<file path="flow/run.sh">
#!/bin/bash
# the make line also repeats each setting of config.mk as NAME=value (left out here)
make -C /OpenROAD-flow-scripts/flow DESIGN_CONFIG=/design/flow/config.mk WORK_HOME=/design/flow/orfs CLKGATE_MAP_FILE= finish
</file>
<file path="flow/config.mk">
export PLATFORM = sky130hd
export DESIGN_NAME = ResonantLowPassFilter
export DESIGN_NICKNAME = ResonantLowPassFilter
export VERILOG_FILES = /design/flow/design.v
export SDC_FILE = /design/flow/constraint.sdc
export NUM_CORES = 4
export LEC_CHECK = 0
export ABC_AREA = 1
export CAP_MARGIN = 20
export CORE_MARGIN = 2
export CORE_UTILIZATION = 72
export CTS_CLUSTER_DIAMETER = 225
export PLACE_DENSITY_LB_ADDON = 0.07
export SLEW_MARGIN = 20
</file>
<file path="flow/constraint.sdc">
create_clock -name core_clock -period 5.74 [get_ports {clk}]
set_input_delay 1.1480 -clock core_clock [delete_from_list [all_inputs] [get_ports {clk}]]
set_output_delay 1.1480 -clock core_clock [all_outputs]
set_load 0.01 [all_outputs]
</file>
<file path="flow/design.v">
module ResonantLowPassFilter(
    input clk,
    input signed [15:0] audio_in,
    input signed [15:0] cutoff,
    input signed [15:0] resonance,
    input signed [15:0] gain,
    input reset_n,
    output reg signed [15:0] filtered_audio
);
    parameter [15:0] MAX_POS_VALUE = 16'h7FFF;
    parameter [15:0] MIN_NEG_VALUE = -16'h8000;
    reg signed [15:0] state;
    reg signed [15:0] feedback;
    reg signed [15:0] output_reg;
    reg signed [15:0] alpha;
    reg signed [15:0] beta;
    reg signed [15:0] gamma;
    wire signed [31:0] fb_prod  = $signed(state) * $signed(beta);
    wire signed [31:0] out_prod = $signed(state) * $signed(alpha);
    wire signed [16:0] fb_full  = fb_prod >>> 15;
    wire signed [16:0] out_full = out_prod >>> 15;
    wire signed [16:0] st_full  = $signed(audio_in) - $signed(feedback);
    wire signed [16:0] fa_full  = $signed(output_reg) + ($signed(gamma) >>> 1);
    function signed [15:0] sat17;
        input signed [16:0] v;
        begin
            if (v > $signed({MAX_POS_VALUE[15], MAX_POS_VALUE}))
                sat17 = $signed(MAX_POS_VALUE);
            else if (v < $signed({MIN_NEG_VALUE[15], MIN_NEG_VALUE}))
                sat17 = $signed(MIN_NEG_VALUE);
            else
                sat17 = v[15:0];
        end
    endfunction
    always @(posedge clk or negedge reset_n) begin
        if (!reset_n) begin
            state <= $signed(16'h0000);
            feedback <= $signed(16'h0000);
            output_reg <= $signed(16'h0000);
            alpha <= $signed(16'h0000);
            beta <= $signed(16'h0000);
            gamma <= $signed(16'h0000);
            filtered_audio <= $signed(16'h0000);
        end else begin
            alpha <= $signed(cutoff);
            beta <= $signed(resonance);
            gamma <= $signed(gain);
            feedback <= sat17(fb_full);
            state <= sat17(st_full);
            output_reg <= sat17(out_full);
            filtered_audio <= sat17(fa_full);  
        end
    end
endmodule
</file>
==> out/results.txt, run 1 <==
Skew-Pair Late Insertion Delay = 0.41 ns
port bufs = 80
# rows = 69
GR Overflow Total = 0
clk sink count = 111
count of cell types in the netlist = 37
Syn Nets = 4138
end of the critical path = feedback[0]
Post-synth regs = 111
H-tree depth reported by CTS = 3
setup violators final = 31
Arr. time, crit path = 6.22 ns
status = finished with violations
clk slew on worst S/H paths = 0.11 ns
FF-to-FF path depth = 26
post-synth top area cell = fa_1
Compound-Gate Fraction of Synth Area = 4.193%
Avg Inst Size Synth = 7.749 sq um
slowest cell on the critical path = fa_2
DR vias = 23410
Post-synth EDFFs = 0
DP HPWL = 57920 microns
XOR Share, Synth = 1.548%
DRT Wirelength = 77470 microns
ANT nets after route = 0
DRT iter0 DRCs = 2353
minimum clock period = 5.923 ns
tool warning count = 29
pin count of the biggest net entering global routing = 64
RSZ-0062 raised after global routing = true
routed len/inst = 18.92 microns
post-route setup slack = -0.1827 ns
Hold Crit Depth = 3
CTS Root Cell = clkbuf_16
WS Path Type = reg2reg
YS chip area = 0.02602 sq mm
drt pass-1 iters = 10
I/O pins = 82
Top cell area share = 40.31%
cell count after synthesis = 3358
yosys simple share = 18.31%
fin cells = 4094
post-synthesis adder-cell area fraction = 49.45%
Most common reg cell = dfrtp_1
TNS Setup = -4.210 ns
die y size = 194.1 microns
top cells, area = fa_1 (40%), inv_1 (14%), nand2_1 (13%), dfrtp_1 (11%), ha_1 (9.1%)
synth cell count leaders = inv_1 (974), nand2_1 (909), fa_1 (524), ha_1 (190), nor2_1 (148)
initial antenna violation count = 0
first-pass GRT wire length = 124000 microns
Layout Utilization = 87.32%
count leader, synth = inv_1
Slew Limit Headroom = 47.72%
CTS Buf Count = 9
crit path launch type = flop
placer congestion estimate = 1.021
Worst path depth = 26
skew final = 0.02145 ns
Starting Density = 73.16%
GRT Util Overall = 41.86%
vias in the first global route = 25490
RR Endpoint = feedback[0]
Slew @ Worst Pin = 0.7843 ns
fillcell total = 1839
crit path DRT = 6.04 ns
DIE AREA = 0.03768 sq mm
Max Cap Viol = 0
Residual DRC = 0
worst hold start = output_reg[0]
Worst Hold End = filtered_audio[0]
worst path buffer plus inverter count = 7
delay-heaviest family, CP = adder cells
layout check faults = setup timing
Syn-to-layout area delta = 19.35%
Worst path max stage delay = 0.60 ns
worst-path maximum fanout = 8
crit share post-route = 103.2%
top comb family, area = adder cells
Post-Synthesis Cell Area = 0.02602 sq mm
Die Wd = 194.1 microns
asr flop ratio synth = 100.0%
Hold Crit Class = reg2reg
# Cells Yosys = 3358
Final nets = 4407
TritonCTS clock tree = yes
crit path launch = state[15]
CP Capture Type = flop
synth warn = 1
maximum buffer depth of the clock tree = 2
Max Clock Freq = 0.1688 GHz
Critical R2R Launch = state[15]
Cells after DPL = 4046
core area = 0.03557 sq mm
Max Slew Vio Count = 0
Hold Fails Final Rpt = 0
Seq share, synth = 10.67%
Synth mux share = 0%
vias per cell = 5.717
==> final cells by class <==
cell class,instances,area [sq um],area share [%]
Timing Repair Buffer,369,3496,11.26
Antenna cell,1,2.502,0.008057
Clock inverter,7,98.84,0.3183
Tap cell,461,576.8,1.857
Clock buffer,9,225.2,0.7252
Inverter,974,3659,11.78
Multi-Input combinational cell,2162,20200,65.06
Sequential cell,111,2795,9.000
==> layer usage <==
metal  vias up  part of all wire [%]  track usage, %
met5         -                     0           1.277
met1     11330                    35           51.97
li1      10130                     -               -
met4         0                   6.6           23.71
met3       438                    10           8.871
met2      1509                    48           68.49
==> stage by stage <==
step	setup WS, ns	instance area, sq um	hold slack (ns)
floorplan	0.02513	26030	0.5231
global placement	-0.2177	29290	0.5788
detailed placement	-0.3448	29290	0.5843
CTS	-0.02775	30380	0.6135
global route	-0.3257	31050	0.6500
finish	-0.1827	31060	0.6411
==> repair_timing <==
item,4_1_cts,5_1_grt
endpoints found under the setup margin,32,32
hold buffers,0,0
buffers inserted,16,13
resized,139,169
pin swaps,46,75
gates cloned,3,1
hold endpoints to repair,0,0
==> run 2: changes to the inputs <==
Settings changed: CORE_UTILIZATION 72 to 71, CTS_CLUSTER_DIAMETER 225 to 270, PLACE_DENSITY_LB_ADDON 0.07 to 0.1, TNS_END_PERCENT from default to 5.
Clock period 5.74 ns to 4.63 ns, I/O delays scaled along.
==> out/results.txt, run 2 <==
status = finished with violations
layout check faults = setup timing
Max Clock Freq = 0.1678 GHz (-0.63%)
die y size = 195.4 microns (+0.69%)
port bufs = 80 (unchanged)
pin count of the biggest net entering global routing = 53 (-17%)
Max Slew Vio Count = 0 (unchanged)
Residual DRC = 0 (unchanged)
clk sink count = 111 (unchanged)
skew final = 0.02929 ns (+0.007838 ns)
vias per cell = 5.554 (-2.9%)
routed len/inst = 18.45 microns (-2.5%)
Synth mux share = 0% (unchanged)
end of the critical path = output_reg[5]
CTS Buf Count = 9 (unchanged)
Final nets = 4456 (+1.1%)
DIE AREA = 0.03820 sq mm (+1.4%)
Max Cap Viol = 0 (unchanged)
Starting Density = 71.59% (-1.6 points)
post-synth top area cell = fa_1
Die Wd = 195.4 microns (+0.69%)
synth warn = 1 (unchanged)
vias in the first global route = 25100 (-1.5%)
CP Capture Type = flop
DR vias = 23040 (-1.6%)
Slew Limit Headroom = 48.50% (+0.78 points)
TritonCTS clock tree = yes
delay-heaviest family, CP = adder cells
placer congestion estimate = 1.009 (-1.1%)
setup violators final = 32 (+3.2%)
worst path buffer plus inverter count = 9 (+2)
Post-synth regs = 111 (unchanged)
GRT Util Overall = 41.51% (-0.35 points)
setup slack at placement = -1.374 ns (-1.030 ns)
I/O pins = 82 (unchanged)
Seq share, synth = 10.67% (unchanged)
Syn-to-layout area delta = 18.27%
XOR Share, Synth = 1.548% (unchanged)
WS Path Type = reg2reg
synth cell count leaders = inv_1 (974), nand2_1 (909), fa_1 (524), ha_1 (190), nor2_1 (148)
post-synthesis adder-cell area fraction = 49.45% (unchanged)
Compound-Gate Fraction of Synth Area = 4.193% (unchanged)
top comb family, area = adder cells
Hold Fails Final Rpt = 0 (unchanged)
Worst path depth = 26 (unchanged)
asr flop ratio synth = 100.0% (unchanged)
slowest cell on the critical path = fa_2
RR Endpoint = output_reg[5]
minimum clock period = 5.960 ns (+0.03770 ns)
clk slew on worst S/H paths = 0.10 ns (about the same)
core area = 0.03635 sq mm (+2.2%)
Ant. Diodes = 0 (-1)
Arr. time, crit path = 6.24 ns (+0.02 ns)
Slew @ Worst Pin = 0.7726 ns (-0.01170 ns)
DRT iter0 DRCs = 2067 (-12%)
TNS Setup = -41.42 ns (-37.21 ns)
worst-path maximum fanout = 21 (+13)
tool warning count = 30 (+3.4%)
drt pass-1 iters = 6 (-4)
Top cell area share = 40.31% (unchanged)
H-tree depth reported by CTS = 3 (unchanged)
count leader, synth = inv_1
# rows = 70 (+1.4%)
most used cell, CP = fa_1
Critical R2R Launch = state[15]
Worst path max stage delay = 0.62 ns (+0.02 ns)
initial antenna violation count = 0 (unchanged)
crit share post-route = 128.7% (+26 points)
crit path launch = state[15]
yosys simple share = 18.31% (unchanged)
Hold Crit Class = in2async
CTS Root Cell = clkbuf_16
YS chip area = 0.02602 sq mm (unchanged)
Syn Nets = 4138 (unchanged)
RSZ-0062 raised after global routing = true
ANT nets after route = 0 (unchanged)
maximum buffer depth of the clock tree = 2 (unchanged)
first-pass GRT wire length = 122800 microns (-0.96%)
Post-synth EDFFs = 0 (unchanged)
DP HPWL = 63330 microns (+9.3%)
cell count after synthesis = 3358 (unchanged)
crit path launch type = flop
crit path DRT = 4.91 ns (-1.13 ns)
Post-Synthesis Cell Area = 0.02602 sq mm (unchanged)
count of cell types in the netlist = 37 (unchanged)
Avg Inst Size Synth = 7.749 sq um (unchanged)
Skew-Pair Late Insertion Delay = 0.42 ns (about the same)
DRT Wirelength = 76530 microns (-1.2%)
GR Overflow Total = 0 (unchanged)
Most common reg cell = dfrtp_1
fillcell total = 2027 (+10%)
post-route setup slack = -1.330 ns (-1.148 ns)
top cells, area = fa_1 (40%), inv_1 (14%), nand2_1 (13%), dfrtp_1 (11%), ha_1 (9.1%)
FF-to-FF path depth = 26 (unchanged)
# Cells Yosys = 3358 (unchanged)
run 2: timing repair:
action,in CTS,in global routing
gates resized,37,51
pin swaps,14,19
endpoints found under the setup margin,32,32
gates cloned,1,3
buffers inserted,2,9
hold buffers,0,0
run 2: area by class of cell:
| class | instances | area, sq um | share of cell area (%) |
|---|---|---|---|
| inverters | 974 | 3656 | 11.88 |
| flip-flops and latches | 111 | 2791 | 9.070 |
| repair buffers | 418 | 3824 | 12.42 |
| clock buffers | 9 | 225.2 | 0.7318 |
| clock inverters | 7 | 71.32 | 0.2317 |
| multi-input cells | 2162 | 19620 | 63.76 |
| well taps | 468 | 585.6 | 1.903 |
run 2: through the flow:
stage / hold slack, ns / util (%) / instance area, sq um / instances
finish: 0.3428 / 84.67 / 30780 / 4149
global route: 0.3487 / 84.67 / 30780 / 4149
CTS: 0.3392 / 83.70 / 30420 / 4137
detailed placement: 0.5930 / 82.44 / 29960 / 4118
global placement: 0.5907 / 82.44 / 29960 / 4118
floorplan: 0.5231 / - / 26180 / 3358
run 2: per-layer routing:
metal	global-route usage (%)	vias to the layer above	wire [microns]
li1	-	10230	-
met1	51.44	11040	26960
met2	68.44	1391	36480
met3	9.085	384	8137
met4	22.67	0	4960
met5	0	-	0
==> run 3: changes to the inputs <==
Settings changed: ABC_AREA 1 to default, CELL_PAD_IN_SITES_DETAIL_PLACEMENT from default to 2, CELL_PAD_IN_SITES_GLOBAL_PLACEMENT from default to 0, CORE_ASPECT_RATIO from default to 0.53, CORE_UTILIZATION 71 to 18, CTS_CLUSTER_DIAMETER 270 to 260, CTS_CLUSTER_SIZE from default to 99, GPL_ROUTABILITY_DRIVEN from default to 1, GPL_TIMING_DRIVEN from default to 1, MAX_ROUTING_LAYER from default to met4, MIN_ROUTING_LAYER from default to met1, TNS_END_PERCENT 5 to default.
Clock period 4.63 ns to 9.33 ns, I/O delays scaled along.
==> out/results.txt, run 3 <==
die y size = 267.4 microns (+37%)
Hold Fails Final Rpt = 0 (unchanged)
Syn Nets = 3224 (-22%)
Max Clock Freq = 0.1267 GHz (-24%)
status = complete, no violations
routed len/inst = 17.50 microns (-5.1%)
Final Instance Area = 0.02668 sq mm (-13%)
synth cell count leaders = inv_1 (607), fa_1 (524), nand2_1 (265), and2_1 (244), ha_1 (190)
setup violators final = 0 (-100%)
top comb family, area = adder cells
Hold Crit Depth = 3
drt pass-1 iters = 4 (-2)
DRT Wirelength = 73460 microns (-4.0%)
wl on met1 = 42260 microns (+57%)
pin count of the biggest net entering global routing = 78 (+47%)
Avg Inst Size Synth = 9.640 sq um (+24%)
Die Wd = 501.0 microns (+160%)
DR vias = 16120 (-30%)
top cells, area = fa_1 (45%), dfrtp_1 (12%), ha_1 (10%), inv_1 (9.7%), and2_1 (6.5%)
DP HPWL = 60650 microns (-4.2%)
CP Capture Type = flop
cell count after synthesis = 2444 (-27%)
maximum buffer depth of the clock tree = 2 (unchanged)
Post-Synthesis Cell Area = 0.02356 sq mm (-9.5%)
Max Slew Vio Count = 0 (unchanged)
tool warning count = 27 (-10%)
Layout Utilization = 20.59% (-64 points)
Seq share, synth = 11.79% (+1.1 points)
skew final = 0.01877 ns (-0.01052 ns)
Worst Hold End = filtered_audio[0]
Residual DRC = 0 (unchanged)
Synth mux share = 0.3240% (+0.32 points)
H-tree depth reported by CTS = 3 (unchanged)
GRT Util Overall = 12.10% (-29 points)
FF-to-FF path depth = 19 (-27%)
Post-DP Area = 0.02637 sq mm (-12%)
count leader, synth = inv_1
placer congestion estimate = 0.7588 (-25%)
crit path DRT = 9.61 ns (+4.70 ns)
post_cts resized = 0 (-100%)
XOR Share, Synth = 2.565% (+1.0 points)
fillcell total = 14650 (+620%)
crit path launch type = flop
post-synth top area cell = fa_1
worst path buffer plus inverter count = 4 (-5)
minimum clock period = 7.892 ns (+1.932 ns)
CTS Buf Count = 9 (unchanged)
RSZ-0062 raised after global routing = false
Starting Density = 18.18% (-53 points)
Final nets = 3254 (-27%)
clk slew on worst S/H paths = 0.10 ns (about the same)
Slew @ Worst Pin = 1.054 ns (+0.2813 ns)
slowest cell on the critical path = fa_1
end of the critical path = feedback[12]
Most common reg cell = dfrtp_1
vias in the first global route = 19680 (-22%)
post-synthesis adder-cell area fraction = 55.34% (+5.9 points)
asr flop ratio synth = 100.0% (unchanged)
# Cells Yosys = 2444 (-27%)
first-pass GRT wire length = 119300 microns (-2.9%)
crit share post-route = 84.59% (-44 points)
worst hold slack = 0.6548 ns (+0.3120 ns)
port bufs = 80 (unchanged)
DIE AREA = 0.1339 sq mm (+250%)
vias per cell = 3.839 (-31%)
Max Cap Viol = 0 (unchanged)
# rows = 96 (+37%)
crit path launch = state[15]
core area = 0.1296 sq mm (+260%)
Detail Route met2 WL = 28870 microns (-21%)
YS chip area = 0.02356 sq mm (-9.5%)
Hold Crit Class = reg2reg
TNS Setup = 0 ns (+41.42 ns)
count of cell types in the netlist = 63 (+70%)
clk sink count = 111 (unchanged)
worst-path maximum fanout = 24 (+14%)
most used cell, CP = fa_1
I/O pins = 82 (unchanged)
initial antenna violation count = 10 (+10)
synth warn = 1 (unchanged)
Post-synth regs = 111 (unchanged)
Slew Limit Headroom = 29.74% (-19 points)
TritonCTS clock tree = yes
Compound-Gate Fraction of Synth Area = 5.417% (+1.2 points)
DRT iter0 DRCs = 533 (-74%)
RR Endpoint = feedback[12]
Critical Path, Cell by Cell = buf_4 -> nand2_1 -> fa_1 -> inv_1 -> fa_1 -> fa_1 -> fa_1 -> fa_1 -> inv_1 -> fa_1 -> inv_1 -> ha_1 -> a21oi_1 -> o211ai_1 -> a21oi_1 -> o21ai_0 -> or4_1 -> nand3_1 -> o21ai_0
Syn-to-layout area delta = 13.26%
WS Path Type = reg2reg
worst hold start = output_reg[0]
CTS Root Cell = clkbuf_16
ANT nets after route = 0 (unchanged)
Arr. time, crit path = 8.17 ns (+1.93 ns)
cts hold-fix bufs = 0 (unchanged)
Top cell area share = 44.52% (+4.2 points)
Critical R2R Launch = state[15]
GR Overflow Total = 0 (unchanged)
delay-heaviest family, CP = adder cells
Worst path depth = 19 (-27%)
met3 WL = 1741 microns (-79%)
Highest Signal Layer = met4
Post-synth EDFFs = 0 (unchanged)
yosys simple share = 13.41% (-4.9 points)
number of setup buffers added after CTS = 0 (-2)
Skew-Pair Late Insertion Delay = 0.45 ns (+0.03 ns)
Worst path max stage delay = 0.85 ns (+0.23 ns)
[run 3: layout make-up]
type	count	area [sq um]	share of cell area [%]
flip-flops and latches	111	2788	10.45
repair buffers	107	1005	3.765
inverters	607	2278	8.539
clock buffers	10	239.0	0.8956
multi-input cells	1638	18150	68.04
diodes	4	10.01	0.03751
well taps	1715	2146	8.042
clock inverters	6	62.56	0.2345
[run 3: layer usage]
layer / global-route usage, % / vias up
met4: 1.935 / 0
met2: 16.37 / 127
li1: - / 7272
met3: 1.621 / 29
met1: 18.94 / 8688
met5: - / -
[run 3: stage by stage]
step / std cells / setup WS, ns
finish: 4198 / 1.438
floorplan: 2444 / 2.947
detailed placement: 4178 / 1.415
CTS: 4194 / 1.349
global placement: 4177 / 1.482
global route: 4195 / 0.7770
==> run 4: changes to the inputs <==
Settings changed: CAP_MARGIN 20 to 30, CELL_PAD_IN_SITES_GLOBAL_PLACEMENT 0 to default, CORE_ASPECT_RATIO 0.53 to 1.34, CORE_MARGIN 2 to 5, CORE_UTILIZATION 18 to 48, CTS_CLUSTER_DIAMETER 260 to default, CTS_CLUSTER_SIZE 99 to 33, GPL_ROUTABILITY_DRIVEN 1 to default, MAX_ROUTING_LAYER met4 to met5, MIN_ROUTING_LAYER met1 to met2, PLACE_DENSITY_LB_ADDON 0.1 to 0.03, SETUP_SLACK_MARGIN from default to 3.06, TNS_END_PERCENT from default to 65.
Clock period 9.33 ns to 10.3 ns, I/O delays scaled along.
==> out/results.txt, run 4 <==
Hold Fails Final Rpt = 0 (unchanged)
GRT Util Overall = 43.52% (+31 points)
M2 GR Usage = 59.55% (+43 points)
crit path launch = state[13]
clk slew on worst S/H paths = 0.10 ns (about the same)
pin count of the biggest net entering global routing = 57 (-27%)
slowest cell on the critical path = fa_1
worst-path maximum fanout = 32 (+33%)
Max Slew Vio Count = 0 (unchanged)
H-tree depth reported by CTS = 3 (unchanged)
fin cells = 3109 (-26%)
minimum clock period = 7.113 ns (-0.7792 ns)
Synth mux share = 0.3240% (unchanged)
I/O pins = 82 (unchanged)
Worst Hold End = filtered_audio[0]
DRT iter0 DRCs = 4840 (+810%)
Cells after DPL = 3083 (-26%)
most used cell, CP = fa_1
asr flop ratio synth = 100.0% (unchanged)
Critical R2R Launch = state[13]
crit share post-route = 69.06% (-16 points)
Slew @ Worst Pin = 0.8200 ns (-0.2338 ns)
synth warn = 1 (unchanged)
met3 usage = 48.13% (+47 points)
GR Overflow Total = 0 (unchanged)
yosys simple share = 13.41% (unchanged)
CTS Root Cell = clkbuf_16
CTS Buf Count = 9 (unchanged)
worst path buffer plus inverter count = 7 (+3)
crit path launch type = flop
delay-heaviest family, CP = adder cells
GRT Max-Usage Layer = met2
cell count after synthesis = 2444 (unchanged)
worst hold slack = 0.6595 ns (+0.004642 ns)
# Cells Yosys = 2444 (unchanged)
DP HPWL = 61890 microns (+2.0%)
routed len/inst = 25.73 microns (+47%)
Post-Synthesis Cell Area = 0.02356 sq mm (unchanged)
Arr. time, crit path = 7.41 ns (-0.76 ns)
Final nets = 3259 (+0.15%)
Post-synth regs = 111 (unchanged)
drt pass-1 iters = 10 (+6)
Worst path max stage delay = 0.55 ns (-0.30 ns)
post-synth top area cell = fa_1
Worst path depth = 22 (+3)
end of the critical path = feedback[7]
TritonCTS clock tree = yes
maximum buffer depth of the clock tree = 2 (unchanged)
Residual DRC = 0 (unchanged)
top cells, area = fa_1 (45%), dfrtp_1 (12%), ha_1 (10%), inv_1 (9.7%), and2_1 (6.5%)
Critical Path, Cell by Cell = buf_4 -> and2_1 -> fa_1 -> inv_1 -> fa_1 -> fa_1 -> inv_1 -> fa_1 -> fa_1 -> inv_1 -> fa_1 -> inv_1 -> ha_1 -> and4_1 -> and3_1 -> inv_1 -> a211o_1 -> a2111oi_4 -> or3_1 -> mux2i_1 -> buf_4 -> o21ai_0
Post-synth EDFFs = 0 (unchanged)
WS Path Type = reg2reg
Skew-Pair Late Insertion Delay = 0.42 ns (-0.03 ns)
count leader, synth = inv_1
FF-to-FF path depth = 22 (+3)
synth cell count leaders = inv_1 (607), fa_1 (524), nand2_1 (265), and2_1 (244), ha_1 (190)
tool warning count = 27 (unchanged)
placer congestion estimate = 0.8145 (+7.3%)
met1 usage = 0% (-19 points)
Avg Inst Size Synth = 9.640 sq um (unchanged)
top comb family, area = adder cells
Slew Limit Headroom = 43.77% (+14 points)
core area = 0.04881 sq mm (-62%)
port bufs = 80 (unchanged)
vias in the first global route = 29720 (+51%)
Hold Crit Depth = 3 (unchanged)
Hold Crit Class = reg2reg
CP Capture Type = flop
initial antenna violation count = 0 (-10)
Top cell area share = 44.52% (unchanged)
Layout Utilization = 52.10% (+32 points)
count of cell types in the netlist = 63 (unchanged)
die y size = 266.5 microns (-0.35%)
setup violators final = 0 (unchanged)
Syn-to-layout area delta = 7.939%
Most common reg cell = dfrtp_1
vias per cell = 7.683 (+100%)
RR Endpoint = feedback[7]
Max Cap Viol = 0 (unchanged)
# rows = 94 (-2.1%)
RSZ-0062 raised after global routing = false
Max Clock Freq = 0.1406 GHz (+11%)
DIE AREA = 0.05366 sq mm (-60%)
skew final = 0.02273 ns (+0.003956 ns)
crit path DRT = 10.59 ns (+0.98 ns)
clk sink count = 111 (unchanged)
Starting Density = 48.27% (+30 points)
fillcell total = 5014 (-66%)
XOR Share, Synth = 2.565% (unchanged)
TNS Setup = 0 ns (unchanged)
Seq share, synth = 11.79% (unchanged)
Syn Nets = 3224 (unchanged)
Die Wd = 201.4 microns (-60%)
worst hold start = output_reg[0]
DR vias = 23890 (+48%)
Compound-Gate Fraction of Synth Area = 5.417% (unchanged)
YS chip area = 0.02356 sq mm (unchanged)
post-synthesis adder-cell area fraction = 55.34% (unchanged)
DRT Wirelength = 79980 microns (+8.9%)
first-pass GRT wire length = 121400 microns (+1.7%)
ANT nets after route = 0 (unchanged)
status = complete, no violations
## run 4: routing by layer
layer	vias up	share of wire [%]
met3	1070	33
met5	-	0.21
li1	7259	-
met2	7084	55
met1	8468	0
met4	6	12
## run 4: layout make-up
cell class	instances	area, sq um	share of cell area, %
Antenna cell	1	2.502	0.009840
Multi-Input combinational cell	1638	18200	71.56
Timing Repair Buffer	112	1072	4.216
Inverter	607	2286	8.989
Sequential cell	111	2800	11.01
Tap cell	624	780.7	3.070
Clock buffer	9	225.2	0.8856
Clock inverter	7	65.06	0.2558
## run 4: timing repair
item                                    4_1_cts  5_1_grt
hold buffers                                  0        0
pin swaps                                     0        2
endpoints found under the setup margin       16       32
setup buffers                                 0        8
resized                                       7       33
## run 4: metrics by stage
step                      area (sq um)  setup slack (ns)
after floorplan                  23560             3.917
after global placement           24960             3.051
after detailed placement         24960             2.571
after CTS                        25270             3.074
after global routing             25430             2.934
final                            25430             3.187
==> run 5: changes to the inputs <==
Settings changed: ABC_AREA from default to 1, CAP_MARGIN 30 to 20, CELL_PAD_IN_SITES_GLOBAL_PLACEMENT from default to 0, CORE_ASPECT_RATIO 1.34 to default, CORE_MARGIN 5 to 7, CORE_UTILIZATION 48 to 34, CTS_CLUSTER_SIZE 33 to 51, GPL_ROUTABILITY_DRIVEN from default to 1, GPL_TIMING_DRIVEN 1 to default, MAX_ROUTING_LAYER met5 to met4, MIN_ROUTING_LAYER met2 to met1, PLACE_DENSITY_LB_ADDON 0.03 to 0.02, SETUP_SLACK_MARGIN 3.06 to default, TNS_END_PERCENT 65 to 90.
Clock period 10.3 ns to 7.0 ns, I/O delays scaled along.
==> out/results.txt, run 5 <==
initial antenna violation count = 1 (+1)
Avg Inst Size Synth = 7.749 sq um (-20%)
minimum clock period = 6.415 ns (-0.6982 ns)
clk sink count = 111 (unchanged)
DRT Wirelength = 81980 microns (+2.5%)
Post-synth regs = 111 (unchanged)
FF-to-FF path depth = 23 (+4.5%)
Die Wd = 290.6 microns (+44%)
worst hold slack = 0.6009 ns (-0.05856 ns)
# rows = 101 (+7.4%)
RR Endpoint = output_reg[1]
routed len/inst = 18.71 microns (-27%)
GRT Util Overall = 20.90% (-23 points)
end of the critical path = output_reg[1]
Worst Hold End = filtered_audio[0]
DP HPWL = 72410 microns (+17%)
drt pass-1 iters = 4 (-6)
Worst path max stage delay = 0.79 ns (+0.24 ns)
# Cells Yosys = 3358 (+37%)
setup violators final = 0 (unchanged)
YS chip area = 0.02602 sq mm (+10%)
post_cts resized = 0 (-7)
DR vias = 20660 (-14%)
count of cell types in the netlist = 37 (-41%)
post-synth top area cell = fa_1
first-pass GRT wire length = 137800 microns (+14%)
fillcell total = 8780 (+75%)
number of setup buffers added after CTS = 0 (unchanged)
ANT nets after route = 0 (unchanged)
fin cells = 4381 (+41%)
cell count after synthesis = 3358 (+37%)
DIE AREA = 0.08447 sq mm (+57%)
worst path buffer plus inverter count = 6 (-1)
Synth mux share = 0% (-0.32 points)
vias per cell = 4.715 (-39%)
Compound-Gate Fraction of Synth Area = 4.193% (-1.2 points)
I/O pins = 82 (unchanged)
crit path launch = alpha[5]
maximum buffer depth of the clock tree = 2 (unchanged)
Max Cap Viol = 0 (unchanged)
status = complete, no violations
pin count of the biggest net entering global routing = 62 (+8.8%)
Slew @ Worst Pin = 0.8083 ns (-0.01169 ns)
Syn Nets = 4138 (+28%)
slowest cell on the critical path = dfrtp_1
tool warning count = 27 (unchanged)
Worst path depth = 23 (+4.5%)
Critical R2R Launch = alpha[5]
XOR Share, Synth = 1.548% (-1.0 points)
setup slack at placement = 0.4840 ns (-2.087 ns)
TritonCTS clock tree = yes
die y size = 290.6 microns (+9.1%)
Cells after DPL = 4364 (+42%)
Final nets = 4177 (+28%)
TNS Setup = 0 ns (unchanged)
asr flop ratio synth = 100.0% (unchanged)
Post-Synthesis Cell Area = 0.02602 sq mm (+10%)
CP Capture Type = flop
top comb family, area = adder cells
Hold Crit Depth = 3 (unchanged)
synth cell count leaders = inv_1 (974), nand2_1 (909), fa_1 (524), ha_1 (190), nor2_1 (148)
Hold Crit Class = reg2reg
Seq share, synth = 10.67% (-1.1 points)
Top cell area share = 40.31% (-4.2 points)
Post-synth EDFFs = 0 (unchanged)
count leader, synth = inv_1
H-tree depth reported by CTS = 3 (unchanged)
clk slew on worst S/H paths = 0.11 ns (about the same)
Starting Density = 34.32% (-14 points)
Hold Fails Final Rpt = 0 (unchanged)
worst-path maximum fanout = 15 (-53%)
crit path DRT = 7.28 ns (-3.31 ns)
top cells, area = fa_1 (40%), inv_1 (14%), nand2_1 (13%), dfrtp_1 (11%), ha_1 (9.1%)
DRT iter0 DRCs = 611 (-87%)
core area = 0.07582 sq mm (+55%)
post-synthesis adder-cell area fraction = 49.45% (-5.9 points)
vias in the first global route = 25690 (-14%)
crit path launch type = flop
crit share post-route = 91.64% (+23 points)
Most common reg cell = dfrtp_1
CTS Buf Count = 9 (unchanged)
Critical Path, Cell by Cell = nand2_1 -> fa_1 -> inv_1 -> fa_1 -> fa_1 -> inv_1 -> fa_1 -> inv_1 -> fa_1 -> inv_1 -> fa_1 -> inv_1 -> ha_1 -> inv_1 -> o21ai_0 -> a21oi_1 -> nand2_1 -> a21oi_1 -> nand2_1 -> nand2_1 -> nand3_2 -> nand2_1 -> nand2_1
skew final = 0.02582 ns (+0.003092 ns)
Residual DRC = 0 (unchanged)
placer congestion estimate = 0.8503 (+4.4%)
RSZ-0062 raised after global routing = false
Slew Limit Headroom = 46.11% (+2.3 points)
port bufs = 80 (unchanged)
worst hold start = gamma[1]
cts hold-fix bufs = 0 (unchanged)
Max Slew Vio Count = 0 (unchanged)
synth warn = 1 (unchanged)
delay-heaviest family, CP = adder cells
post-route setup slack = 0.5854 ns (-2.602 ns)
CTS Root Cell = clkbuf_16
yosys simple share = 18.31% (+4.9 points)
WS Path Type = reg2reg
GR Overflow Total = 0 (unchanged)
Syn-to-layout area delta = 9.482%
Skew-Pair Late Insertion Delay = 0.42 ns (about the same)
Max Clock Freq = 0.1559 GHz (+11%)
Arr. time, crit path = 6.70 ns (-0.71 ns)
==> run 5: cell type report <==
| class | count | area, sq um | area share (%) |
|---|---|---|---|
| repair buffers | 143 | 1400 | 4.915 |
| diodes | 1 | 2.502 | 0.008784 |
| clock buffers | 9 | 225.2 | 0.7905 |
| clock inverters | 7 | 77.57 | 0.2723 |
| inverters | 974 | 3656 | 12.83 |
| flip-flops and latches | 111 | 2778 | 9.750 |
| well taps | 978 | 1224 | 4.295 |
| multi-input cells | 2158 | 19130 | 67.13 |
==> run 5: stage by stage <==
stage          util, %  instance area (sq um)
2_1_floorplan        -                  26020
3_3_place_gp     37.17                  28180
3_5_place_dp     37.17                  28180
4_1_cts          37.57                  28490
5_1_grt          37.57                  28490
6_report         37.57                  28490
==> run 5: routing by layer <==
layer	global-route usage (%)	part of all wire, %	vias up	routed length (microns)
met5	-	0	-	0
met4	5.111	2.5	0	2042
met3	1.733	1.6	104	1332
met2	40.43	56	187	45690
met1	23.07	40	10720	32920
li1	-	-	9644	-
==> run 6: changes to the inputs <==
Settings changed: CELL_PAD_IN_SITES_DETAIL_PLACEMENT 2 to default, CELL_PAD_IN_SITES_GLOBAL_PLACEMENT 0 to default, CORE_ASPECT_RATIO from default to 0.69, CORE_MARGIN 7 to 2, CORE_UTILIZATION 34 to 72, CTS_CLUSTER_SIZE 51 to 10, GPL_ROUTABILITY_DRIVEN 1 to default, MAX_ROUTING_LAYER met4 to default, MIN_ROUTING_LAYER met1 to default, PLACE_DENSITY_LB_ADDON 0.02 to default, SETUP_SLACK_MARGIN from default to 0.62, TNS_END_PERCENT 90 to default.
Clock period 7.0 ns to 5.82 ns, I/O delays scaled along.
==> out/results.txt, run 6 <==
drt pass-1 iters = 8 (+4)
Max Slew Vio Count = 0 (unchanged)
TNS Setup = -12.31 ns (-12.31 ns)
crit share post-route = 108.8% (+17 points)
delay-heaviest family, CP = adder cells
Slew Limit Headroom = 43.73% (-2.4 points)
DRT iter0 DRCs = 3102 (+410%)
GRT Util Overall = 42.81% (+22 points)
slowest cell on the critical path = dfrtp_1
Worst Hold End = state[0]
Avg Inst Size Synth = 7.749 sq um (unchanged)
CTS Root Cell = clkbuf_16
CP Capture Type = flop
Syn-to-layout area delta = 15.78%
vias per cell = 5.811 (+23%)
Worst path max stage delay = 0.89 ns (+0.10 ns)
I/O pins = 82 (unchanged)
Post-synth regs = 111 (unchanged)
Compound-Gate Fraction of Synth Area = 4.193% (unchanged)
yosys simple share = 18.31% (unchanged)
crit path launch type = flop
core area = 0.03537 sq mm (-53%)
Skew-Pair Late Insertion Delay = 0.40 ns (-0.02 ns)
end of the critical path = feedback[4]
synth warn = 1 (unchanged)
Seq share, synth = 10.67% (unchanged)
Most common reg cell = dfrtp_1
Final nets = 4330 (+3.7%)
crit path launch = beta[12]
XOR Share, Synth = 1.548% (unchanged)
setup slack at placement = -0.1467 ns (-0.6307 ns)
# rows = 57 (-44%)
Max Cap Viol = 0 (unchanged)
port bufs = 80 (unchanged)
Post-Synthesis Cell Area = 0.02602 sq mm (unchanged)
DR vias = 23410 (+13%)
minimum clock period = 6.331 ns (-0.08317 ns)
FF-to-FF path depth = 19 (-17%)
Slew @ Worst Pin = 0.8441 ns (+0.03576 ns)
Critical Path, Cell by Cell = nand2_1 -> fa_1 -> inv_1 -> fa_1 -> fa_1 -> fa_1 -> fa_1 -> fa_1 -> ha_1 -> a21oi_1 -> nor2_1 -> o21ai_0 -> nand2_1 -> a21oi_4 -> nand3_4 -> nand2_8 -> nand2_8 -> nand2_2 -> nand2_1
Hold Fails Final Rpt = 0 (unchanged)
synth cell count leaders = inv_1 (974), nand2_1 (909), fa_1 (524), ha_1 (190), nor2_1 (148)
post-synthesis adder-cell area fraction = 49.45% (unchanged)
most used cell, CP = fa_1
DIE AREA = 0.03770 sq mm (-55%)
worst path buffer plus inverter count = 1 (-5)
skew final = 0.01542 ns (-0.01040 ns)
layout check faults = setup timing
Residual DRC = 0 (unchanged)
clk sink count = 111 (unchanged)
GR Overflow Total = 0 (unchanged)
# Cells Yosys = 3358 (unchanged)
first-pass GRT wire length = 124200 microns (-9.9%)
YS chip area = 0.02602 sq mm (unchanged)
Arr. time, crit path = 6.61 ns (-0.09 ns)
top cells, area = fa_1 (40%), inv_1 (14%), nand2_1 (13%), dfrtp_1 (11%), ha_1 (9.1%)
clk slew on worst S/H paths = 0.09 ns (-0.02 ns)
TritonCTS clock tree = yes
RR Endpoint = feedback[4]
H-tree depth reported by CTS = 3 (unchanged)
initial antenna violation count = 1 (unchanged)
Post-synth EDFFs = 0 (unchanged)
Hold Crit Class = reg2reg
Die Wd = 232.9 microns (-20%)
worst hold start = feedback[0]
status = finished with violations
cell count after synthesis = 3358 (unchanged)
Critical R2R Launch = beta[12]
Max Clock Freq = 0.1579 GHz (+1.3%)
top comb family, area = adder cells
tool warning count = 32 (+19%)
DRT Wirelength = 80170 microns (-2.2%)
post-route setup slack = -0.5114 ns (-1.097 ns)
maximum buffer depth of the clock tree = 2 (unchanged)
count of cell types in the netlist = 37 (unchanged)
setup violators final = 32 (+32)
vias in the first global route = 24650 (-4.0%)
count leader, synth = inv_1
WS Path Type = reg2reg
Syn Nets = 4138 (unchanged)
Worst path depth = 19 (-17%)
Synth mux share = 0% (unchanged)
crit path DRT = 6.10 ns (-1.18 ns)
Top cell area share = 40.31% (unchanged)
Starting Density = 73.56% (+39 points)
placer congestion estimate = 0.9224 (+8.5%)
asr flop ratio synth = 100.0% (unchanged)
worst-path maximum fanout = 16 (+1)
post-synth top area cell = fa_1
die y size = 161.9 microns (-44%)
routed len/inst = 19.90 microns (+6.4%)
fillcell total = 1870 (-79%)
ANT nets after route = 0 (unchanged)
RSZ-0062 raised after global routing = true
CTS Buf Count = 9 (unchanged)
Hold Crit Depth = 2 (-1)
DP HPWL = 57960 microns (-20%)
pin count of the biggest net entering global routing = 62 (unchanged)
## run 6: area by class of cell
class,count,area (sq um),area share [%]
Sequential cell,111,2798,9.286
Timing Repair Buffer,292,2749,9.125
Clock inverter,7,97.59,0.3239
Inverter,974,3664,12.16
Antenna cell,1,2.502,0.008306
Tap cell,472,590.6,1.960
Multi-Input combinational cell,2162,20000,66.39
Clock buffer,9,225.2,0.7476
## run 6: per-stage QoR
step	utilization, %	std cells	hold WS (ns)	area, sq um
final	85.17	4028	0.5846	30130
after global routing	85.16	4027	0.6037	30120
after floorplan	-	3358	0.5231	26300
after CTS	83.98	4016	0.5768	29710
after global placement	81.12	3973	0.5762	28690
after detailed placement	81.12	3973	0.5734	28690
## run 6: layer usage
layer  up-vias  global-route usage (%)  routed length (microns)
met1     11170                   59.60                    29800
met5         -                       0                        0
met2      1839                   63.77                    34440
met4         0                   18.30                     4212
li1       9968                       -                        -
met3       429                   11.94                    11720
## run 6: repair_timing
item,CTS,global route
hold buffers,0,0
pin swaps,48,44
gates resized,108,105
buffers inserted,21,11
endpoints found under the setup margin,32,32
cloned,6,0
==> run 7: changes to the inputs <==
Settings changed: CORE_ASPECT_RATIO 0.69 to default, CTS_CLUSTER_DIAMETER from default to 225, CTS_CLUSTER_SIZE 10 to default, PLACE_DENSITY_LB_ADDON from default to 0.08, SETUP_SLACK_MARGIN 0.62 to default.
Clock period 5.82 ns to 5.63 ns, I/O delays scaled along.
==> out/results.txt, run 7 <==
status = finished with violations
layout check faults = setup timing
CTS Buf Count = 9 (unchanged)
Avg Inst Size Synth = 7.749 sq um (unchanged)
cell count after synthesis = 3358 (unchanged)
tool warning count = 29 (-9.4%)
Starting Density = 73.16% (-0.40 points)
Max Cap Viol = 0 (unchanged)
DP HPWL = 59740 microns (+3.1%)
minimum clock period = 6.176 ns (-0.1556 ns)
clk slew on worst S/H paths = 0.10 ns (about the same)
Worst path max stage delay = 0.57 ns (-0.32 ns)
Post-Synthesis Cell Area = 0.02602 sq mm (unchanged)
Final nets = 4441 (+2.6%)
WS Path Type = reg2reg
FF-to-FF path depth = 25 (+6)
Logic area = 0.02069 sq mm (+3.5%)
Slew @ Worst Pin = 0.8748 ns (+0.03070 ns)
H-tree depth reported by CTS = 3 (unchanged)
top comb family, area = adder cells
TritonCTS clock tree = yes
Cells after DPL = 4069 (+2.4%)
RR Endpoint = output_reg[13]
die y size = 194.1 microns (+20%)
worst path buffer plus inverter count = 6 (+5)
crit path DRT = 5.93 ns (-0.17 ns)
Compound-Gate Fraction of Synth Area = 4.193% (unchanged)
post-route setup slack = -0.5458 ns (-0.03445 ns)
Syn-to-layout area delta = 22.41%
DR vias = 25170 (+7.5%)
GRT Util Overall = 44.37% (+1.6 points)
crit path launch = state[7]
asr flop ratio synth = 100.0% (unchanged)
maximum buffer depth of the clock tree = 2 (unchanged)
top cells, area = fa_1 (40%), inv_1 (14%), nand2_1 (13%), dfrtp_1 (11%), ha_1 (9.1%)
yosys simple share = 18.31% (unchanged)
skew final = 0.02863 ns (+0.01321 ns)
count leader, synth = inv_1
post-synth top area cell = fa_1
clk sink count = 111 (unchanged)
XOR Share, Synth = 1.548% (unchanged)
ANT nets after route = 0 (unchanged)
# Cells Yosys = 3358 (unchanged)
end of the critical path = output_reg[13]
DIE AREA = 0.03768 sq mm (about the same)
Hold Fails Final Rpt = 0 (unchanged)
crit path launch type = flop
worst-path maximum fanout = 8 (-8)
first-pass GRT wire length = 130700 microns (+5.2%)
Post-synth EDFFs = 0 (unchanged)
Skew-Pair Late Insertion Delay = 0.42 ns (+0.02 ns)
Hold Crit Depth = 3 (+1)
Arr. time, crit path = 6.47 ns (-0.14 ns)
YS chip area = 0.02602 sq mm (unchanged)
Slew Limit Headroom = 41.68% (-2.0 points)
Critical R2R Launch = state[7]
crit share post-route = 109.7% (+0.91 points)
Residual DRC = 0 (unchanged)
setup violators final = 32 (unchanged)
synth warn = 1 (unchanged)
routed len/inst = 21.76 microns (+9.3%)
fin cells = 4127 (+2.5%)
Layout Utilization = 89.55% (+4.4 points)
Hold Crit Class = reg2reg
Syn Nets = 4138 (unchanged)
post-synthesis adder-cell area fraction = 49.45% (unchanged)
drt pass-1 iters = 9 (+1)
Max Slew Vio Count = 0 (unchanged)
fillcell total = 1529 (-18%)
Ant. Diodes = 0 (-1)
vias per cell = 6.098 (+4.9%)
Post-synth regs = 111 (unchanged)
RSZ-0062 raised after global routing = true
vias in the first global route = 26800 (+8.7%)
Seq share, synth = 10.67% (unchanged)
CTS Root Cell = clkbuf_16
placer congestion estimate = 1.048 (+14%)
Die Wd = 194.1 microns (-17%)
synth cell count leaders = inv_1 (974), nand2_1 (909), fa_1 (524), ha_1 (190), nor2_1 (148)
Worst path depth = 25 (+6)
GR Overflow Total = 0 (unchanged)
worst hold start = gamma[1]
initial antenna violation count = 1 (unchanged)
pin count of the biggest net entering global routing = 59 (-4.8%)
DRT iter0 DRCs = 3112 (+0.32%)
register area = 0.002794 sq mm (-0.13%)
Max Clock Freq = 0.1619 GHz (+2.5%)
core area = 0.03557 sq mm (+0.55%)
TNS Setup = -13.29 ns (-0.9774 ns)
I/O pins = 82 (unchanged)
Synth mux share = 0% (unchanged)
DRT Wirelength = 89790 microns (+12%)
delay-heaviest family, CP = adder cells
Worst Hold End = filtered_audio[0]
CP Capture Type = flop
count of cell types in the netlist = 37 (unchanged)
Top cell area share = 40.31% (unchanged)
port bufs = 80 (unchanged)
slowest cell on the critical path = fa_1
# rows = 69 (+21%)
Most common reg cell = dfrtp_1
run 7: routing by layer:
layer | track usage [%] | up-vias | share of wire, %
met5 | 0.6386 | - | 0.089
met4 | 28.31 | 4 | 10
met2 | 72.72 | 2267 | 45
met1 | 52.74 | 11790 | 32
met3 | 10.73 | 905 | 12
li1 | - | 10210 | -
run 7: final cells by class:
| class | count | area share, % |
|---|---|---|
| Tap cell | 461 | 1.811 |
| Timing Repair Buffer | 403 | 11.91 |
| Inverter | 974 | 11.50 |
| Clock inverter | 7 | 0.3260 |
| Multi-Input combinational cell | 2162 | 64.97 |
| Sequential cell | 111 | 8.772 |
| Clock buffer | 9 | 0.7071 |
run 7: metrics by stage:
step	setup slack [ns]	hold WS, ns	instance area [sq um]
floorplan	0.007282	0.5231	26040
global placement	-0.2643	0.5784	29480
detailed placement	-0.4435	0.5943	29480
CTS	-0.1429	0.6326	30840
global route	-0.6720	0.6644	31850
finish	-0.5458	0.6298	31850
run 7: repair_timing:
item | CTS | global route
pin swaps | 63 | 97
setup endpoints to repair | 32 | 32
hold buffers | 0 | 0
setup buffers | 24 | 15
gates resized | 184 | 236
cloned | 4 | 0
==> run 8: changes to the inputs <==
Settings changed: ABC_AREA 1 to default, CORE_UTILIZATION 72 to 64, CTS_CLUSTER_DIAMETER 225 to default, PLACE_DENSITY_LB_ADDON 0.08 to default.
Clock period 5.63 ns to 4.66 ns, I/O delays scaled along.
==> out/results.txt, run 8 <==
CP Capture Type = flop
Post-Synthesis Cell Area = 0.02356 sq mm (-9.5%)
WS Path Type = reg2reg
GRT Util Overall = 32.20% (-12 points)
Ant. Diodes = 0 (unchanged)
crit path DRT = 4.98 ns (-0.95 ns)
layout check faults = setup timing
Max Cap Viol = 0 (unchanged)
maximum buffer depth of the clock tree = 2 (unchanged)
ANT nets after route = 0 (unchanged)
core area = 0.03643 sq mm (+2.4%)
Post-synth EDFFs = 0 (unchanged)
CTS Root Cell = clkbuf_16
most used cell, CP = fa_1
CTS Buf Count = 9 (unchanged)
Max Clock Freq = 0.1600 GHz (-1.2%)
setup slack at placement = -1.782 ns (-1.339 ns)
minimum clock period = 6.251 ns (+0.07511 ns)
Syn Nets = 3224 (-22%)
count of cell types in the netlist = 63 (+70%)
Post-DP Area = 0.02691 sq mm (-8.7%)
Top cell area share = 44.52% (+4.2 points)
Starting Density = 64.66% (-8.5 points)
RSZ-0062 raised after global routing = true
Hold Fails Final Rpt = 0 (unchanged)
count leader, synth = inv_1
status = finished with violations
Final nets = 3558 (-20%)
DRT iter0 DRCs = 834 (-73%)
Syn-to-layout area delta = 21.83%
post-synthesis adder-cell area fraction = 55.34% (+5.9 points)
asr flop ratio synth = 100.0% (unchanged)
drt pass-1 iters = 5 (-4)
crit path launch = beta[15]
TritonCTS clock tree = yes
first-pass GRT wire length = 95020 microns (-27%)
top cells, area = fa_1 (45%), dfrtp_1 (12%), ha_1 (10%), inv_1 (9.7%), and2_1 (6.5%)
worst path buffer plus inverter count = 6 (unchanged)
Worst path depth = 21 (-16%)
fillcell total = 2464 (+61%)
setup violators final = 32 (unchanged)
FF-to-FF path depth = 21 (-16%)
initial antenna violation count = 0 (-1)
Seq share, synth = 11.79% (+1.1 points)
DP HPWL = 46880 microns (-22%)
Max Slew Vio Count = 0 (unchanged)
DIE AREA = 0.03836 sq mm (+1.8%)
crit share post-route = 134.1% (+24 points)
end of the critical path = feedback[3]
RR Endpoint = feedback[3]
yosys simple share = 13.41% (-4.9 points)
H-tree depth reported by CTS = 3 (unchanged)
synth warn = 1 (unchanged)
vias per cell = 5.375 (-12%)
Die Wd = 195.9 microns (+0.91%)
Synth mux share = 0.3240% (+0.32 points)
Avg Inst Size Synth = 9.640 sq um (+24%)
Skew-Pair Late Insertion Delay = 0.42 ns (about the same)
delay-heaviest family, CP = adder cells
clk slew on worst S/H paths = 0.10 ns (about the same)
post-route setup slack = -1.591 ns (-1.045 ns)
routed len/inst = 17.83 microns (-18%)
DRT Wirelength = 57980 microns (-35%)
XOR Share, Synth = 2.565% (+1.0 points)
port bufs = 80 (unchanged)
die y size = 195.9 microns (+0.91%)
Slew Limit Headroom = 33.79% (-7.9 points)
Critical Path, Cell by Cell = inv_1 -> nor2_1 -> fa_1 -> fa_1 -> fa_2 -> fa_1 -> fa_1 -> inv_2 -> fa_1 -> inv_2 -> ha_4 -> buf_6 -> nand2_2 -> o21ai_2 -> o41a_1 -> inv_2 -> a2111oi_4 -> or3_4 -> mux2i_4 -> buf_6 -> o31ai_4
vias in the first global route = 19160 (-28%)
cell count after synthesis = 2444 (-27%)
top comb family, area = adder cells
Final Instance Area = 0.02870 sq mm (-9.9%)
slowest cell on the critical path = fa_2
synth cell count leaders = inv_1 (607), fa_1 (524), nand2_1 (265), and2_1 (244), ha_1 (190)
YS chip area = 0.02356 sq mm (-9.5%)
Critical R2R Launch = beta[15]
tool warning count = 32 (+10%)
Slew @ Worst Pin = 0.9932 ns (+0.1185 ns)
DR vias = 17480 (-31%)
cts hold-fix bufs = 0 (unchanged)
Most common reg cell = dfrtp_1
Hold Crit Class = in2async
pin count of the biggest net entering global routing = 67 (+14%)
crit path launch type = flop
I/O pins = 82 (unchanged)
GR Overflow Total = 0 (unchanged)
post-synth top area cell = fa_1
Compound-Gate Fraction of Synth Area = 5.417% (+1.2 points)
placer congestion estimate = 0.9024 (-14%)
Worst path max stage delay = 0.59 ns (+0.02 ns)
# Cells Yosys = 2444 (-27%)
Post-synth regs = 111 (unchanged)
worst-path maximum fanout = 7 (-1)
Arr. time, crit path = 6.57 ns (+0.10 ns)
clk sink count = 111 (unchanged)
# rows = 70 (+1.4%)
Residual DRC = 0 (unchanged)
skew final = 0.01953 ns (-0.009096 ns)
==> run 8: what timing repair did <==
action,in CTS,in global routing
pin swaps,37,50
resized,121,91
setup buffers,53,22
endpoints found under the setup margin,32,32
cloned,3,1
==> run 8: cell type report <==
cell class	count	area (sq um)	share of cell area [%]
Clock buffer	9	225.2	0.7847
Clock inverter	7	130.1	0.4534
Inverter	607	2278	7.938
Multi-Input combinational cell	1638	18950	66.02
Sequential cell	111	2811	9.795
Tap cell	468	585.6	2.040
Timing Repair Buffer	411	3724	12.97
==> run 8: routing by layer <==
layer | track usage, % | vias up | wire, microns
li1 | - | 7894 | -
met5 | 0 | - | 0
met1 | 42.58 | 8978 | 23340
met4 | 11.28 | 0 | 1949
met2 | 54.13 | 486 | 29110
met3 | 5.759 | 117 | 3572
==> run 8: per-stage QoR <==
stage	hold WS (ns)	std cells	TNS [ns]	utilization, %
floorplan	0.5486	2444	-35.68	-
global route	0.6759	3251	-53.86	78.78
global placement	0.6219	3158	-50.69	73.85
CTS	0.6557	3229	-45.87	77.35
detailed placement	0.6232	3158	-53.63	73.85
finish	0.6366	3251	-48.15	78.78
==> run 9: changes to the inputs <==
Settings changed: CELL_PAD_IN_SITES_GLOBAL_PLACEMENT from default to 0, CORE_ASPECT_RATIO from default to 0.5, CORE_UTILIZATION 64 to 59, CTS_CLUSTER_DIAMETER from default to 345, CTS_CLUSTER_SIZE from default to 100, HOLD_SLACK_MARGIN from default to -0.1, SETUP_SLACK_MARGIN from default to -0.32, SLEW_MARGIN 20 to 10, TNS_END_PERCENT from default to 20.
Clock period 4.66 ns to 7.0 ns, I/O delays scaled along.
==> out/results.txt, run 9 <==
status = complete, no violations
count of cell types in the netlist = 63 (unchanged)
TritonCTS clock tree = yes
worst hold slack = 0.6143 ns (-0.02231 ns)
asr flop ratio synth = 100.0% (unchanged)
GR Overflow Total = 0 (unchanged)
CTS Root Cell = clkbuf_16
met3 usage = 4.560% (-1.2 points)
initial antenna violation count = 0 (unchanged)
Max Cap Viol = 0 (unchanged)
die y size = 145.3 microns (-26%)
first-pass GRT wire length = 88260 microns (-7.1%)
Slew @ Worst Pin = 1.018 ns (+0.02517 ns)
Synth mux share = 0.3240% (unchanged)
cts hold-fix bufs = 0 (unchanged)
Slew Limit Headroom = 30.76% (-3.0 points)
CTS Buf Count = 9 (unchanged)
DR vias = 15840 (-9.3%)
synth cell count leaders = inv_1 (607), fa_1 (524), nand2_1 (265), and2_1 (244), ha_1 (190)
FF-to-FF path depth = 19 (-9.5%)
post-synthesis adder-cell area fraction = 55.34% (unchanged)
drt pass-1 iters = 5 (unchanged)
end of the critical path = output_reg[14]
Final nets = 3293 (-7.4%)
DP HPWL = 43020 microns (-8.2%)
# rows = 51 (-27%)
Critical R2R Launch = state[15]
Max Clock Freq = 0.1480 GHz (-7.5%)
Hold Fails Final Rpt = 0 (unchanged)
Post-Synthesis Cell Area = 0.02356 sq mm (unchanged)
Ant. Diodes = 0 (unchanged)
Worst Hold End = filtered_audio[0]
Worst path depth = 19 (-9.5%)
crit path DRT = 7.31 ns (+2.33 ns)
crit share post-route = 96.52% (-38 points)
maximum buffer depth of the clock tree = 2 (unchanged)
synth warn = 1 (unchanged)
pin count of the biggest net entering global routing = 63 (-6.0%)
number of setup buffers added after CTS = 0 (-100%)
most used cell, CP = fa_1
Hold Crit Class = reg2reg
GRT Max-Usage Layer = met1
worst-path maximum fanout = 15 (+8)
Residual DRC = 0 (unchanged)
worst path buffer plus inverter count = 3 (-3)
post-route setup slack = 0.2435 ns (+1.834 ns)
vias per cell = 5.198 (-3.3%)
post-synth top area cell = fa_1
WS Path Type = reg2reg
# Cells Yosys = 2444 (unchanged)
Avg Inst Size Synth = 9.640 sq um (unchanged)
ANT nets after route = 0 (unchanged)
count leader, synth = inv_1
vias in the first global route = 16910 (-12%)
DRT iter0 DRCs = 842 (+0.96%)
routed len/inst = 16.91 microns (-5.2%)
Max Slew Vio Count = 0 (unchanged)
Worst path max stage delay = 0.84 ns (+0.25 ns)
minimum clock period = 6.756 ns (+0.5055 ns)
RR Endpoint = output_reg[14]
yosys simple share = 13.41% (unchanged)
Most common reg cell = dfrtp_1
skew final = 0.02178 ns (+0.002247 ns)
Compound-Gate Fraction of Synth Area = 5.417% (unchanged)
top comb family, area = adder cells
placer congestion estimate = 0.8544 (-5.3%)
setup slack at placement = 0.3048 ns (+2.087 ns)
fillcell total = 3287 (+33%)
port bufs = 80 (unchanged)
Seq share, synth = 11.79% (unchanged)
post_cts resized = 0 (-100%)
met1 usage = 41.85% (-0.73 points)
worst hold start = gamma[1]
DRT Wirelength = 51540 microns (-11%)
clk sink count = 111 (unchanged)
Syn Nets = 3224 (unchanged)
I/O pins = 82 (unchanged)
CP Capture Type = flop
Skew-Pair Late Insertion Delay = 0.41 ns (about the same)
Post-synth regs = 111 (unchanged)
cell count after synthesis = 2444 (unchanged)
XOR Share, Synth = 2.565% (unchanged)
Starting Density = 60.23% (-4.4 points)
GRT Util Overall = 27.09% (-5.1 points)
setup violators final = 0 (-100%)
Critical Path, Cell by Cell = buf_4 -> nand2_1 -> fa_1 -> inv_1 -> fa_1 -> fa_1 -> fa_1 -> fa_1 -> fa_1 -> ha_1 -> a21oi_1 -> o21ai_0 -> a21oi_1 -> o21ai_0 -> a21oi_1 -> o21ai_1 -> mux2i_1 -> buf_4 -> a21boi_0
Hold Crit Depth = 3
Die Wd = 286.6 microns (+46%)
Layout Utilization = 65.18% (-14 points)
crit path launch = state[15]
clk slew on worst S/H paths = 0.10 ns (about the same)
YS chip area = 0.02356 sq mm (unchanged)
top cells, area = fa_1 (45%), dfrtp_1 (12%), ha_1 (10%), inv_1 (9.7%), and2_1 (6.5%)
delay-heaviest family, CP = adder cells
DIE AREA = 0.04164 sq mm (+8.6%)
slowest cell on the critical path = fa_1
register area = 0.002778 sq mm (-1.2%)
TNS Setup = 0 ns (+48.15 ns)
core area = 0.03912 sq mm (+7.4%)
Logic area = 0.01815 sq mm (-4.2%)
Post-synth EDFFs = 0 (unchanged)
crit path launch type = flop
tool warning count = 29 (-9.4%)
Top cell area share = 44.52% (unchanged)
Arr. time, crit path = 7.07 ns (+0.50 ns)
Syn-to-layout area delta = 8.211%
M2 GR Usage = 40.56% (-14 points)
H-tree depth reported by CTS = 3 (unchanged)
==> run 9: area by class of cell <==
type	instances	area share, %
clock inverters	6	0.2356
well taps	530	2.601
multi-input cells	1638	71.21
clock buffers	10	0.8981
inverters	607	8.937
flip-flops and latches	111	10.90
repair buffers	146	5.222
==> run 9: per-stage QoR <==
| step | cells | area [sq um] |
|---|---|---|
| detailed placement | 3032 | 25210 |
| global route | 3048 | 25490 |
| finish | 3048 | 25490 |
| global placement | 3032 | 25210 |
| CTS | 3048 | 25490 |
| floorplan | 2444 | 23560 |
==> run 9: layer usage <==
metal | share of wire (%) | routed length, microns | up-vias
li1 | - | - | 7353
met1 | 48 | 24990 | 7987
met2 | 44 | 22510 | 439
met3 | 6.3 | 3268 | 63
met4 | 1.5 | 776 | 0
met5 | 0 | 0 | -
